## alu_top
module alu_top (
    input clk,
    input [15:0] a,
    input [15:0] b,
    input [5:0] alufn,
    input fail,
    output reg z,
    output reg v,
    output reg n,
    output reg [15:0] out
  );
Size: roughly 6100 cells after synthesis, roughly 58 flip-flops, about 0.043 mm² of cells after synthesis.
==> flow/config.mk <==
export PLATFORM = sky130hd
export DESIGN_NAME = alu_top
export DESIGN_NICKNAME = alu_top
export VERILOG_FILES = /design/flow/design.v
export SDC_FILE = /design/flow/constraint.sdc
export NUM_CORES = 4
export LEC_CHECK = 0
export CAP_MARGIN = 20
export CORE_MARGIN = 2
export CORE_UTILIZATION = 40
export SLEW_MARGIN = 20
==> flow/constraint.sdc <==
create_clock -name core_clock -period 80.0 [get_ports {clk}]
set_input_delay 16.0000 -clock core_clock [delete_from_list [all_inputs] [get_ports {clk}]]
set_output_delay 16.0000 -clock core_clock [all_outputs]
set_load 0.01 [all_outputs]
run.sh (not shown) runs the stock make flow with config.mk's settings and CLKGATE_MAP_FILE=.
The starting point went through all stages and came out clean.
Edit:
- CELL_PAD_IN_SITES_GLOBAL_PLACEMENT: not set -> 0
- CORE_UTILIZATION: 40 -> 61
- CTS_CLUSTER_SIZE: not set -> 77
- GPL_ROUTABILITY_DRIVEN: not set -> 0
- GPL_TIMING_DRIVEN: not set -> 0
- MAX_ROUTING_LAYER: not set -> met4
- MIN_ROUTING_LAYER: not set -> met2
- PLACE_DENSITY_LB_ADDON: not set -> 0.15
- SETUP_SLACK_MARGIN: not set -> 5.0
- TNS_END_PERCENT: not set -> 75
Effect: This time the run died in 5_1_grt with GRT-0116. Die area decreases by a quarter to a third. Area after synthesis stays the same. Synthesized cell count is unchanged.
Edit:
- CELL_PAD_IN_SITES_GLOBAL_PLACEMENT: 0 -> not set
- CORE_UTILIZATION: 61 -> 70
- CTS_CLUSTER_SIZE: 77 -> not set
- GPL_ROUTABILITY_DRIVEN: 0 -> not set
- GPL_TIMING_DRIVEN: 0 -> not set
- MAX_ROUTING_LAYER: met4 -> not set
- MIN_ROUTING_LAYER: met2 -> not set
- PLACE_DENSITY_LB_ADDON: 0.15 -> not set
- SETUP_SLACK_MARGIN: 5.0 -> not set
- TNS_END_PERCENT: 75 -> not set
- clock period: 80.0 -> 20.6 ns (I/O delays scaled with it)
The changed run stopped in 3_5_place_dp with DPL-0038. Synthesized area does not change. Die area went down by about 13%. Synthesized cell count stays the same.
Edit:
- CORE_UTILIZATION: 70 -> 12
- clock period: 20.6 -> 97.0 ns (I/O delays scaled with it)
Result: The new run finished clean. Area after synthesis does not change. Die area rises to 5.7 times its value. Synthesized cell count does not change.

Starting RTL as in the previous note.
Design alu_top, start of the top module:
module alu_top (
    input clk,
    input [15:0] a,
    input [15:0] b,
    input [5:0] alufn,
    input fail,
    output reg z,
    output reg v,
    output reg n,
    output reg [15:0] out
  );
Settings: LEC_CHECK=0, CAP_MARGIN=20, CORE_MARGIN=2, CORE_UTILIZATION=58, CTS_CLUSTER_DIAMETER=54, HOLD_SLACK_MARGIN=-0.09, SLEW_MARGIN=20, TNS_END_PERCENT=5; clock period 59.6 ns.
The first run ended with an error in global routing (5_1_grt).
Edit:
- CTS_CLUSTER_DIAMETER: 54 -> 370
- HOLD_SLACK_MARGIN: -0.09 -> default
- TNS_END_PERCENT: 5 -> 100
- clock period: 59.6 -> 68.5 ns (I/O delays scaled with it)
The new run completed, yet does not pass: negative setup slack. Area after synthesis stays the same. Die area does not change. Synthesized cell count stays the same.
Edit:
- CTS_CLUSTER_DIAMETER: 370 -> default
- TNS_END_PERCENT: 100 -> default
- clock period: 68.5 -> 65.3 ns (I/O delays scaled with it)
=> The new run aborted during global routing (5_1_grt) (GRT-0232); area after synthesis is unchanged; die area does not change; synthesized cell count stays the same.

== lane 1 ==
Starting RTL as in the previous note.
==> flow/config.mk <==
export PLATFORM = sky130hd
export DESIGN_NAME = alu_top
export DESIGN_NICKNAME = alu_top
export VERILOG_FILES = /design/flow/design.v
export SDC_FILE = /design/flow/constraint.sdc
export NUM_CORES = 4
export LEC_CHECK = 0
export CAP_MARGIN = 20
export CORE_MARGIN = 2
export CORE_UTILIZATION = 70
export CTS_CLUSTER_SIZE = 25
export PLACE_DENSITY_LB_ADDON = 0.27
export SLEW_MARGIN = 20
==> flow/constraint.sdc <==
create_clock -name core_clock -period 19.9 [get_ports {clk}]
set_input_delay 3.9800 -clock core_clock [delete_from_list [all_inputs] [get_ports {clk}]]
set_output_delay 3.9800 -clock core_clock [all_outputs]
set_load 0.01 [all_outputs]
Lane 1 did not finish; a tool error ended it in detailed placement.
--- input diff lane 1..lane 2 ---
- CORE_UTILIZATION: 70 -> 40
- PLACE_DENSITY_LB_ADDON: 0.27 -> unset
- CTS_CLUSTER_SIZE: 25 -> unset
- the clock period (ns, I/O delays scaled along): 19.9 -> 77.8
## What came out
- Lane 2 finished every stage and its layout cleared the timing, DRC and antenna checks.
- Number of different library cells in the post-synthesis netlist: lane 1 vs lane 2, no meaningful difference
- The starting utilization of the core area of lane 2 is lower than that of lane 1.
- As far as chip area estimate from yosys synthesis goes, lane 1 and lane 2 are indistinguishable; the numbers are identical.
- Synthesized cell count delta (lane 1 -> lane 2): insignificant
- [compare] base=lane 1 new=lane 2: horizontal die dimension climbed 80 µm; full die area climbed 74%.
Inputs modified between lane 2 and lane 3:
- CTS_CLUSTER_SIZE now 77, previously not set
- SETUP_SLACK_MARGIN now 5.0, previously not set
- the clock period (ns, I/O delays scaled along) now 80.0, was 77.8
### Flow results
DRC violation total after the first TritonRoute iteration in lane 3 is 495 above lane 2.
Layout clock buffer count (lane 3 over lane 2): decrease, 1
Lane 3: all stages done; final checks FAILED (capacitance limit, slew limit).
Portion of the layout cell area used by clock cells of lane 3 is on par with lane 2.
Lane 3 and lane 2 ended up with roughly the same met1 global-route usage.
Comparing lane 3 with lane 2, the sequential portion of the cell area came out essentially unchanged.
Relative to lane 2, layout overhead on the synthesized area increased by 2.9 points in lane 3.
Against lane 2 as the reference, lane 3 delivers a higher combined flip-flop and latch cell area.
Setup changes, lane 3 to lane 4
- an added ABC_AREA of 1
- a deleted SETUP_SLACK_MARGIN that had been 5.0
- a change of CORE_UTILIZATION from 40 to 65
- an added CORE_ASPECT_RATIO of 1.91
- an added TNS_END_PERCENT of 25
- a deleted CTS_CLUSTER_SIZE that had been 77
- an added GPL_TIMING_DRIVEN of 0
Notes after the runs:
- Tool error GRT-0116 stopped lane 4 during global routing; no final results.
- Lane 4 vs lane 3: instance area at placement down
- When lane 4 is set beside lane 3, its post-synthesis chip area from yosys turns out to be about 3% smaller.
- | synthesized-area fraction occupied by and/or/nand/nor cells | higher: lane 4 |
- When the final numbers for lane 3 and lane 4 were put side by side, the vertical extent of the die turned out to be smaller in lane 3.
What lane 5 does differently from lane 4 at the input level:
- swapping 2 for 10 in CORE_MARGIN
- putting CELL_PAD_IN_SITES_GLOBAL_PLACEMENT at 1 where nothing was set
- swapping 20 for 5 in SLEW_MARGIN
- putting CTS_CLUSTER_DIAMETER at 382 where nothing was set
- putting PLACE_DENSITY_LB_ADDON at 0.28 where nothing was set
- putting CTS_CLUSTER_SIZE at 100 where nothing was set
- swapping 20 for 30 in CAP_MARGIN
- clearing GPL_TIMING_DRIVEN, which used to be 0
- swapping 1.91 for 0.5 in CORE_ASPECT_RATIO
- swapping 65 for 53 in CORE_UTILIZATION
- clearing ABC_AREA, which used to be 1
- clearing TNS_END_PERCENT, which used to be 25
[summary]
Lane 5 completed; timing, DRC and antenna clean
Number of standard cells reported by yosys was higher in the run labelled lane 4.
Taking lane 4 as the reference point, the synthesized cell count of lane 5 falls by 673.
Taking lane 4 over lane 5, the die width ratio works out to 0.44.
The higher post-CTS setup-driven buffer insertion count of lane 5 and lane 4 is in lane 4.
[lane 5] post-synthesis simple-gate area fraction fell 5.1 points relative to lane 4
Compared with lane 4, lane 5 shows a post-cts sizing count that is about 90% lower.
Lane 5: die height is 130 µm lower than what lane 4 reported.
Higher netlist area before placement was reported by lane 5, not lane 4.
Lane 5: placed instance count lower than lane 4
Between lane 5 and lane 4, the die area is lower for lane 4.

alu_top again, from the RTL that the note above started with.
make LEC_CHECK=0 ABC_AREA=1 CAP_MARGIN=20 CORE_MARGIN=2 CORE_UTILIZATION=58 HOLD_SLACK_MARGIN=0.29 SLEW_MARGIN=20 TNS_END_PERCENT=5 finish   # period 59.6 ns
The starting point did not get past 5_1_grt, error GRT-0232.
Change:
Settings changed: ABC_AREA 1 to default, CORE_UTILIZATION 58 to 23, HOLD_SLACK_MARGIN 0.29 to default, TNS_END_PERCENT 5 to default.
Clock period 59.6 ns to 77.8 ns, I/O delays scaled along.
What happened: With this change the flow produced a clean layout. Synthesized area rose by 3.2%. Die size grows to 2.6 times its value. Synthesized cell count went down by 10%.
Change:
Settings changed: CORE_UTILIZATION 23 to 50, TNS_END_PERCENT from default to 100.
Clock period 77.8 ns to 65.3 ns, I/O delays scaled along.
After rerunning: With this change the flow completed, yet does not pass: negative setup slack. Cell area rises by 35%. Die size came out lower by about 54%. Critical path depth rises by 6. Worst setup slack is worse by 6.6 ns. Fmax grows by 8.7%. Via count went up by about 23%. Wire length goes up by about 22%. Count of clock-buffer cells in the layout does not change.
Change:
Settings changed: CORE_UTILIZATION 50 to 55, CTS_CLUSTER_DIAMETER from default to 360, HOLD_SLACK_MARGIN from default to 0.29.
Clock period 65.3 ns to 65.6 ns, I/O delays scaled along.
Result:
- Now the flow aborted during 5_1_grt
- die size shrinks by 9.0%
- area after synthesis is unchanged
- synthesized cell count stays the same

The RTL this note starts from:
==> flow/design.v <==
module alu_top (
    input clk,
    input [15:0] a,
    input [15:0] b,
    input [5:0] alufn,
    input fail,
    output reg z,
    output reg v,
    output reg n,
    output reg [15:0] out
  );
  reg [15:0] a_q;
  reg [15:0] b_q;
  reg [5:0] alufn_q;
  reg fail_q;
  wire alu_z;
  wire alu_v;
  wire alu_n;
  wire [15:0] alu_out;
  alu_13 alu (
    .a(a_q),
    .b(b_q),
    .alufn(alufn_q),
    .fail(fail_q),
    .z(alu_z),
    .v(alu_v),
    .n(alu_n),
    .out(alu_out)
  );
  always @(posedge clk) begin
    a_q <= a;
    b_q <= b;
    alufn_q <= alufn;
    fail_q <= fail;
    z <= alu_z;
    v <= alu_v;
    n <= alu_n;
    out <= alu_out;
  end
endmodule

module adder16_15 (
    input [5:0] alufn,
    input [15:0] a,
    input [15:0] b,
    output reg z,
    output reg v,
    output reg n,
    output reg [15:0] addOUT
  );
  reg [15:0] out;
  always @* begin
    out = $signed(a) + $signed(b ^ {5'h10{alufn[0+0-:1]}}) + alufn[0+0-:1];
    addOUT = out;
    z = (~|out);
    v = (a[15+0-:1] & (b[15+0-:1] ^ alufn[0+0-:1]) & ~out[15+0-:1]) | (~a[15+0-:1] & ~(b[15+0-:1] ^ alufn[0+0-:1]) & out[15+0-:1]);
    n = out[15+0-:1];
  end
endmodule
module bool16_16 (
    input [5:0] alufn,
    input [15:0] a,
    input [15:0] b,
    output reg [15:0] boolOUT
  );
  always @* begin
    case (alufn[0+3-:4])
      4'h6: begin
        boolOUT = a ^ b;
      end
      4'h8: begin
        boolOUT = a & b;
      end
      4'ha: begin
        boolOUT = a;
      end
      4'he: begin
        boolOUT = a | b;
      end
      default: begin
        boolOUT = 1'h0;
      end
    endcase
  end
endmodule
module shift16_17 (
    input [5:0] alufn,
    input [15:0] a,
    input [15:0] b,
    output reg [15:0] shiftOUT
  );
  always @* begin
    case (alufn[0+1-:2])
      2'h0: begin
        shiftOUT = a << b;
      end
      2'h1: begin
        shiftOUT = a >> b;
      end
      2'h3: begin
        shiftOUT = $signed(a) >>> $signed(b);
      end
      default: begin
        shiftOUT = a;
      end
    endcase
  end
endmodule
module cmp16_18 (
    input [5:0] alufn,
    input z,
    input v,
    input n,
    output reg [15:0] compOUT
  );
  always @* begin
    case (alufn[1+1-:2])
      2'h1: begin
        compOUT = {15'h0000, z};
      end
      2'h2: begin
        compOUT = {15'h0000, v ^ n};
      end
      2'h3: begin
        compOUT = {15'h0000, z | (v ^ n)};
      end
      default: begin
        compOUT = 1'h0;
      end
    endcase
  end
endmodule
module muldiv16_19 (
    input [5:0] alufn,
    input [15:0] a,
    input [15:0] b,
    output reg z,
    output reg v,
    output reg n,
    output reg [15:0] muldivOUT
  );
  reg [31:0] out;
  always @* begin
    case (alufn[1+1-:2])
      2'h1: begin
        out = $signed(a) * $signed(b);
        z = (~|(out[0+15-:16]));
        if (a != 1'h0 && $signed(out[0+15-:16]) / $signed(a) != $signed(b)) begin
          v = 1'h1;
        end else begin
          v = 1'h0;
        end
        n = a[15+0-:1] ^ b[15+0-:1];
      end
      2'h2: begin
        if (b == 1'h0) begin
          out = 1'h0;
          z = 1'h0;
          v = 1'h0;
          n = 1'h0;
        end else begin
          out = $signed(a) / $signed(b);
          z = (~|(out[0+15-:16]));
          n = a[15+0-:1] ^ b[15+0-:1];
          v = 1'h0;
        end
      end
      2'h3: begin
        if (b == 1'h0) begin
          out = 1'h0;
          z = 1'h0;
          v = 1'h0;
          n = 1'h0;
        end else begin
          out = a - (a / b * b);
          z = (~|(out[0+15-:16]));
          n = out[15+0-:1];
          v = 1'h0;
        end
      end
      default: begin
        out = 1'h0;
        z = 1'h0;
        v = 1'h0;
        n = 1'h0;
      end
    endcase
    muldivOUT = out[0+15-:16];
  end
endmodule
module alu_13 (
    input [15:0] a,
    input [15:0] b,
    input [5:0] alufn,
    input fail,
    output reg z,
    output reg v,
    output reg n,
    output reg [15:0] out
  );
  wire [1-1:0] M_adder16_z;
  wire [1-1:0] M_adder16_v;
  wire [1-1:0] M_adder16_n;
  wire [16-1:0] M_adder16_addOUT;
  reg [6-1:0] M_adder16_alufn;
  reg [16-1:0] M_adder16_a;
  reg [16-1:0] M_adder16_b;
  adder16_15 adder16 (
    .alufn(M_adder16_alufn),
    .a(M_adder16_a),
    .b(M_adder16_b),
    .z(M_adder16_z),
    .v(M_adder16_v),
    .n(M_adder16_n),
    .addOUT(M_adder16_addOUT)
  );
  wire [16-1:0] M_bool16_boolOUT;
  reg [6-1:0] M_bool16_alufn;
  reg [16-1:0] M_bool16_a;
  reg [16-1:0] M_bool16_b;
  bool16_16 bool16 (
    .alufn(M_bool16_alufn),
    .a(M_bool16_a),
    .b(M_bool16_b),
    .boolOUT(M_bool16_boolOUT)
  );
  wire [16-1:0] M_shift16_shiftOUT;
  reg [6-1:0] M_shift16_alufn;
  reg [16-1:0] M_shift16_a;
  reg [16-1:0] M_shift16_b;
  shift16_17 shift16 (
    .alufn(M_shift16_alufn),
    .a(M_shift16_a),
    .b(M_shift16_b),
    .shiftOUT(M_shift16_shiftOUT)
  );
  wire [16-1:0] M_cmp16_compOUT;
  reg [6-1:0] M_cmp16_alufn;
  reg [1-1:0] M_cmp16_z;
  reg [1-1:0] M_cmp16_v;
  reg [1-1:0] M_cmp16_n;
  cmp16_18 cmp16 (
    .alufn(M_cmp16_alufn),
    .z(M_cmp16_z),
    .v(M_cmp16_v),
    .n(M_cmp16_n),
    .compOUT(M_cmp16_compOUT)
  );
  wire [1-1:0] M_muldiv16_z;
  wire [1-1:0] M_muldiv16_v;
  wire [1-1:0] M_muldiv16_n;
  wire [16-1:0] M_muldiv16_muldivOUT;
  reg [6-1:0] M_muldiv16_alufn;
  reg [16-1:0] M_muldiv16_a;
  reg [16-1:0] M_muldiv16_b;
  muldiv16_19 muldiv16 (
    .alufn(M_muldiv16_alufn),
    .a(M_muldiv16_a),
    .b(M_muldiv16_b),
    .z(M_muldiv16_z),
    .v(M_muldiv16_v),
    .n(M_muldiv16_n),
    .muldivOUT(M_muldiv16_muldivOUT)
  );
  reg [15:0] outT;
  always @* begin
    M_adder16_alufn = alufn;
    M_adder16_a = a;
    M_adder16_b = b;
    z = M_adder16_z;
    v = M_adder16_v;
    n = M_adder16_n;
    M_bool16_alufn = alufn;
    M_bool16_a = a;
    M_bool16_b = b;
    M_shift16_alufn = alufn;
    M_shift16_a = a;
    M_shift16_b = b;
    M_cmp16_alufn = alufn;
    M_cmp16_z = M_adder16_z;
    M_cmp16_v = M_adder16_v;
    M_cmp16_n = M_adder16_n;
    M_muldiv16_alufn = alufn;
    M_muldiv16_a = a;
    M_muldiv16_b = b;
    case (alufn[4+1-:2])
      2'h0: begin
        if (alufn[1+1-:2] == 2'h0) begin
          outT = M_adder16_addOUT;
        end else begin
          outT = M_muldiv16_muldivOUT;
          z = M_muldiv16_z;
          v = M_muldiv16_v;
          n = M_muldiv16_n;
        end
      end
      2'h1: begin
        outT = M_bool16_boolOUT;
      end
      2'h2: begin
        outT = M_shift16_shiftOUT;
      end
      2'h3: begin
        outT = M_cmp16_compOUT;
      end
    endcase
    out = outT ^ fail;
  end
endmodule
clock: 64.1 ns
lec_check: 0
abc_area: 1
cap_margin: 20
core_margin: 2
core_utilization: 68
cts_cluster_diameter: 303
cts_cluster_size: 99
slew_margin: 20
tns_end_percent: 10
The starting point never finished: it broke off in global routing (GRT-0116).
Change:
CORE_UTILIZATION = 40   (was 68)
CTS_CLUSTER_DIAMETER = not set   (was 303)
CTS_CLUSTER_SIZE = not set   (was 99)
GPL_TIMING_DRIVEN = 0   (was not set)
HOLD_SLACK_MARGIN = 0.03   (was not set)
TNS_END_PERCENT = not set   (was 10)
clock period = 80.0 ns   (was 64.1 ns; I/O delays follow)
Outcome: Now the flow completed without violations. Die size grows by 69%. Area after synthesis stays the same. Synthesized cell count stays the same.
Change:
ABC_AREA = not set   (was 1)
CORE_UTILIZATION = 61   (was 40)
CTS_CLUSTER_SIZE = 77   (was not set)
GPL_TIMING_DRIVEN = not set   (was 0)
HOLD_SLACK_MARGIN = not set   (was 0.03)
MAX_ROUTING_LAYER = met4   (was not set)
SETUP_SLACK_MARGIN = 5.0   (was not set)
What happened: Clock-buffer cell count does not change. Final cell count fell by 16%. Cell area fell by 5.1%. Worst setup slack gets better by 2.5 ns. Wire length rose by 18%. Worst hold slack gets better by 0.15 ns. First-iteration DRC count rose by 88%.
Change:
CELL_PAD_IN_SITES_GLOBAL_PLACEMENT = 1   (was not set)
CORE_ASPECT_RATIO = 0.5   (was not set)
CORE_UTILIZATION = 53   (was 61)
CTS_CLUSTER_DIAMETER = 382   (was not set)
CTS_CLUSTER_SIZE = 100   (was 77)
MAX_ROUTING_LAYER = not set   (was met4)
PLACE_DENSITY_LB_ADDON = 0.28   (was not set)
SETUP_SLACK_MARGIN = not set   (was 5.0)
SLEW_MARGIN = 5   (was 20)
=> The new run finished with timing, DRC and antenna clean; register-to-register slack gets worse by 3.1 ns; global-route usage is lower by 9.8 points; area after synthesis does not change; maximum frequency fell by 4.1%; sequential share of layout area came out higher by 0.10 points; core utilization decreases by 13 points; final area goes down by 4.5%; non-clock buffer count decreases by 116.
